Design division, start of the top module:
module division(input clk, input rst, input start, input [31:0] dividendo, divisor,
                output [31:0] cociente, residuo, output done);
reg [31:0] shift_register;
reg [31:0] pre_divisor;
reg [31:0] cont;
reg idle;                       
reg done_r;                     
reg [15:0] resta, pre_cocido, res, cocido;
always @ (posedge clk) begin
  done_r <= 1'b0;
  if (rst) begin
    idle = 1'b1;
  end else if (idle) begin
    if (start) begin
      cont = 32'b0;
      shift_register = {8'b0, dividendo[15:0]};
      pre_cocido = 16'b0;
      pre_divisor = divisor;
      shift_register = shift_register << 1;
      cont = cont + 1'b1;
      idle = 1'b0;
    end
  end else begin
    if (cont < 5'd17) begin
      if (shift_register[31:16] < pre_divisor[15:0]) begin
        pre_cocido = pre_cocido << 1;
      end else begin
        resta = shift_register[31:16] - pre_divisor[15:0];
        pre_cocido = pre_cocido << 1;
        pre_cocido[0] = 1'b1;
        shift_register[31:16] = resta;
      end
      shift_register = shift_register << 1;
      cont = cont + 1'b1;
    end else begin
      cocido = pre_cocido;
      res = shift_register[31:16]>>1;
      idle = 1'b1;
      done_r <= 1'b1;
    end
  end
end
assign cociente = {16'b0, cocido};
assign residuo = {16'b0, res};
assign done = done_r;
endmodule
For scale: roughly 770 cells after synthesis, ~130 flip-flops.
Settings: LEC_CHECK=0, ABC_AREA=1, CAP_MARGIN=20, CORE_MARGIN=2, CORE_UTILIZATION=58, CTS_CLUSTER_DIAMETER=354, CTS_CLUSTER_SIZE=21, HOLD_SLACK_MARGIN=0.29, PLACE_DENSITY=0.6, SLEW_MARGIN=20; clock period 5.13 ns.
run.sh (not shown) runs the stock make flow with config.mk's settings and CLKGATE_MAP_FILE=.
Change:
--- a/flow/config.mk
+++ b/flow/config.mk
@@ -8 +7,0 @@
-export ABC_AREA = 1
@@ -11,4 +10 @@
-export CORE_UTILIZATION = 58
-export CTS_CLUSTER_DIAMETER = 354
-export CTS_CLUSTER_SIZE = 21
-export HOLD_SLACK_MARGIN = 0.29
+export CORE_UTILIZATION = 72
==> flow/constraint.sdc (replaced) <==
create_clock -name core_clock -period 4.04 [get_ports {clk}]
set_input_delay 0.8080 -clock core_clock [delete_from_list [all_inputs] [get_ports {clk}]]
set_output_delay 0.8080 -clock core_clock [all_outputs]
set_load 0.01 [all_outputs]
=> Sequential power grows by about 27%. Register-to-register slack is worse by 1.6 ns. Clock-buffer cell count shrinks by 7.
Change:
--- a/flow/config.mk
+++ b/flow/config.mk
@@ -7,0 +8 @@
+export ABC_AREA = 1
@@ -10,0 +12,2 @@
+export CTS_CLUSTER_DIAMETER = 237
+export CTS_CLUSTER_SIZE = 10
@@ -11,0 +15 @@
+export SETUP_SLACK_MARGIN = 0.33
==> flow/constraint.sdc (replaced) <==
create_clock -name core_clock -period 2.55 [get_ports {clk}]
set_input_delay 0.5100 -clock core_clock [delete_from_list [all_inputs] [get_ports {clk}]]
set_output_delay 0.5100 -clock core_clock [all_outputs]
set_load 0.01 [all_outputs]
- The changed run produced a clean layout
- core utilization climbs by 0.12 points
- maximum frequency went up by 35%
- non-clock buffer count climbs by 27
- die size grows by about 13%
- total power rose by about 60%
- global-route usage grows by 3.9 points
- clock-buffer cell count is unchanged
- final area grows by 16%
- setup slack is worse by 0.64 ns
- combinational power increases by 130%
Change:
--- a/flow/config.mk
+++ b/flow/config.mk
@@ -12 +12 @@
-export CTS_CLUSTER_DIAMETER = 237
+export CTS_CLUSTER_DIAMETER = 193
@@ -15 +15 @@
-export SETUP_SLACK_MARGIN = 0.33
+export SETUP_SLACK_MARGIN = -0.24
==> flow/constraint.sdc (replaced) <==
create_clock -name core_clock -period 2.46 [get_ports {clk}]
set_input_delay 0.4920 -clock core_clock [delete_from_list [all_inputs] [get_ports {clk}]]
set_output_delay 0.4920 -clock core_clock [all_outputs]
set_load 0.01 [all_outputs]
Outcome:
- critical path depth climbs by 5
- die area is unchanged
- clock power hardly moves
- power fell by 0.43%
- global-route usage shrinks by 3.3 points
- via count came out lower by 11%
- cell count falls by 2.1%
- final area goes down by about 3.5%

* * *

Setup of v25:
Starting RTL as in the previous note.
## division
module division(input clk, input rst, input start, input [31:0] dividendo, divisor,
                output [31:0] cociente, residuo, output done);
Settings: LEC_CHECK=0, CAP_MARGIN=5, CORE_MARGIN=2, CORE_UTILIZATION=20, GPL_ROUTABILITY_DRIVEN=0, GPL_TIMING_DRIVEN=1, PLACE_DENSITY=0.71, SETUP_SLACK_MARGIN=0.27, SLEW_MARGIN=25, TNS_END_PERCENT=30; clock period 6.0 ns.
### v25 -> v10
- GPL_TIMING_DRIVEN no longer set, was 1
- CORE_UTILIZATION now 66, was 20
- GPL_ROUTABILITY_DRIVEN no longer set, was 0
- SETUP_SLACK_MARGIN no longer set, was 0.27
- CAP_MARGIN now 20, was 5
- PLACE_DENSITY now 0.6, was 0.71
- TNS_END_PERCENT no longer set, was 30
- SLEW_MARGIN now 20, was 25
- the clock period (ns, I/O delays scaled along) now 3.73, was 6.0
### Flow results
When v10 is set beside v25, its clock network power share turns out to be 4.7 points smaller. Setup WNS v25 -> v10: worse. Between v10 and v25, the worst voltage drop across the vdd grid is higher for v10.
Here is what was changed in the inputs of v4 compared with v10.
- CORE_UTILIZATION now 40, was 66
- the clock period (ns, I/O delays scaled along) now 4.42, was 3.73
- No run among v10 and v4 stopped early or left any final violation; all are clean.
- | combinational cell fraction of total power | higher: v4 |
- Summary of v4 over v10: total routing usage reported by global routing lost 9.4 points, total power fell by 0.63 mW, post-place setup slack went up by 58 ps.
- Wire length delta (v4 − v10): favourable
- When the final numbers for v4 and v10 were put side by side, the horizontal die dimension turned out to be smaller in v10.
- Inserted tap cell count | v4 above v10
Relative to v4, the following input files were edited for v31:
- a change of CORE_UTILIZATION from 40 to 68
- an added SETUP_SLACK_MARGIN of 0.61
- an added ABC_AREA of 1
- a change of the clock period (ns, I/O delays scaled along) from 4.42 to 2.46
Findings:
- Every run in v31 and v4 closed cleanly, with the single exception of v31.
- shift_register[24] as the critical path startpoint was reported by v31, and pre_divisor[0] by v4.
- Fmax: v31 higher than v4
- Diff v4 -> v31: simple-gate share of the synthesized area climbed 13 points; number of logic gates climbed 60%.
- Clock network latency to the later pin of the worst-skew pair, v31 and v4, lower one = v4.
- | setup slack | v31 vs v4 | worse |
- Summary of v31 over v4: global-route usage +23 points; part of the power in the clock network level.
Power and IR drop assume default switching activity.
